==> inputs of willow <==
==> flow/design.v <==
`timescale 1ns / 1ps
module day3_part2_top( clk, rst, rom_addr, rom_data, sum, done );
    input clk;
    input rst;
    output [13:0] rom_addr;
    input [7:0] rom_data;
    output [31:0] sum;
    output done;
    reg [13:0] addr;
    wire [7:0] rom_out;
    reg [63:0] sub_group1;
    reg [63:0] sub_group2;
    reg [63:0] sub_group3;
    reg [63:0] comparator;
    reg [7:0] value;
    reg [31:0] sum_triples;
    localparam READ_1 = 3'b000, READ_2 = 3'b001, READ_3 = 3'b010, COMPARE = 3'b011, GET_VAL = 3'b100, CHECK = 3'b101, DONE = 3'b110;
    reg [2:0] state;
    reg int_done;
    assign sum = sum_triples;
    assign done = int_done;
    assign rom_addr = addr;
    assign rom_out = rom_data;
    always @ (posedge clk)
    begin
    if (rst)
    begin
        addr <= 14'b0;
        sub_group1 <= 64'b0;
        sub_group2 <= 64'b0;
        sub_group3 <= 64'b0;
        comparator <= 64'b0;
        value <= 8'b0;
        sum_triples <= 32'b0;
        state <= READ_1;
        int_done <= 1'b0;
    end
    else
    case (state)
    READ_1:
    begin
        addr <= addr + 1;
        if (rom_out == 8'b0)
            state <= READ_2;
        else
            sub_group1[rom_out] <= 1'b1;
    end
    READ_2:
    begin
        addr <= addr + 1;
        if (rom_out == 8'b0)
            state <= READ_3;
        else
            sub_group2[rom_out] <= 1'b1;
    end
    READ_3:
    begin
        addr <= addr + 1;
        if (rom_out == 8'b0)
            state <= COMPARE;
        else
            sub_group3[rom_out] <= 1'b1;
    end
    COMPARE:
    begin
        comparator <= sub_group1 & sub_group2 & sub_group3;
        if ((sub_group1 & sub_group2 & sub_group3) != 64'b0)
        begin
            value <= 8'b0;
            state <= GET_VAL;
        end
        else
        begin
            state <= CHECK;
        end
    end
    GET_VAL:
    begin
        comparator <= comparator >> 1;
        value <= value + 1;
        if (comparator == 1'b1)
        begin
            state <= CHECK;
            sum_triples <= sum_triples + value;
        end
    end
    CHECK:
    begin
        if (rom_out == 8'b0)
            state <= DONE;
        else
        begin
            state <= READ_1;
            sub_group1 <= 64'b0;
            sub_group2 <= 64'b0;
            sub_group3 <= 64'b0;
            comparator <= 64'b0;
        end
    end
    DONE:
    begin
        int_done <= 1'b1;
    end
    endcase
    end
endmodule
==> flow/run.sh <==
#!/bin/bash
# the make line also repeats each setting of config.mk as NAME=value (left out here)
make -C /OpenROAD-flow-scripts/flow DESIGN_CONFIG=/design/flow/config.mk WORK_HOME=/design/flow/orfs CLKGATE_MAP_FILE= finish
==> flow/config.mk <==
export PLATFORM = sky130hd
export DESIGN_NAME = day3_part2_top
export DESIGN_NICKNAME = day3_part2_top
export VERILOG_FILES = /design/flow/design.v
export SDC_FILE = /design/flow/constraint.sdc
export NUM_CORES = 4
export LEC_CHECK = 0
export CAP_MARGIN = 20
export CORE_MARGIN = 2
export CORE_UTILIZATION = 30
export SLEW_MARGIN = 20
==> flow/constraint.sdc <==
create_clock -name core_clock -period 3.29 [get_ports {clk}]
set_input_delay 0.6580 -clock core_clock [delete_from_list [all_inputs] [get_ports {clk}]]
set_output_delay 0.6580 -clock core_clock [all_outputs]
set_load 0.01 [all_outputs]
==> garnet (differences from willow) <==
ABC_AREA = 0   (was default)
CORE_UTILIZATION = 71   (was 30)
CTS_CLUSTER_DIAMETER = 205   (was default)
CTS_CLUSTER_SIZE = 15   (was default)
PLACE_DENSITY = 0.74   (was default)
==> flow/constraint.sdc (replaced) <==
create_clock -name core_clock -period 1.83 [get_ports {clk}]
set_input_delay 0.3660 -clock core_clock [delete_from_list [all_inputs] [get_ports {clk}]]
set_output_delay 0.3660 -clock core_clock [all_outputs]
set_load 0.01 [all_outputs]
==> xenon (differences from willow) <==
CORE_UTILIZATION = 64   (was 30)
==> flow/constraint.sdc (replaced) <==
create_clock -name core_clock -period 2.7 [get_ports {clk}]
set_input_delay 0.5400 -clock core_clock [delete_from_list [all_inputs] [get_ports {clk}]]
set_output_delay 0.5400 -clock core_clock [all_outputs]
set_load 0.01 [all_outputs]
==> umber (differences from willow) <==
CAP_MARGIN = 35   (was 20)
CORE_MARGIN = 9   (was 2)
CORE_UTILIZATION = 40   (was 30)
==> flow/constraint.sdc (replaced) <==
create_clock -name core_clock -period 4.0 [get_ports {clk}]
set_input_delay 0.8000 -clock core_clock [delete_from_list [all_inputs] [get_ports {clk}]]
set_output_delay 0.8000 -clock core_clock [all_outputs]
set_load 0.01 [all_outputs]
==> comparison <==
Clock skew: umber is higher than willow (13 ps). The lowest die area belongs to garnet, the highest to willow. In area after synthesis, willow and garnet do not differ. garnet did not get past clock tree synthesis on DPL-0038. willow passed the timing, DRC and antenna checks. umber finished clean. xenon completed with no timing, DRC or antenna violations. The highest combinational power belongs to xenon, the lowest to umber. The lowest routed wire length belongs to xenon, the highest to umber.
==> figures <==
quantity	garnet	umber	willow	xenon
Status	aborted with a tool error	no timing/DRC/antenna violations	no timing/DRC/antenna violations	no timing/DRC/antenna violations
Last stage reached	clock tree synthesis	-	-	-
Part of the total power dissipated in the clock network	-	49.5%	49.5%	48.3%
Crit path DAT	-	3600 ps	3310 ps	2960 ps
CP max-delay cell	-	clkdlybuf4s50_1	or4_1	fa_1
FP Util	71.9%	40.6%	30.5%	65.4%
Overall die height	138 um	197 um	211 um	146 um
Combinational cell area excluding buffers and inverters	-	0.00606 sq mm	0.00606 sq mm	0.00611 sq mm
Biggest cell category by area in the final layout	-	registers	registers	registers
Leakage Power	-	0.00500 uW	0.00516 uW	0.00538 uW
Slack of the critical path	-	819 ps	431 ps	119 ps
Routed Antenna Nets	-	0	0	0
Power figures rest on the tool's default switching activity, not on a simulated workload.
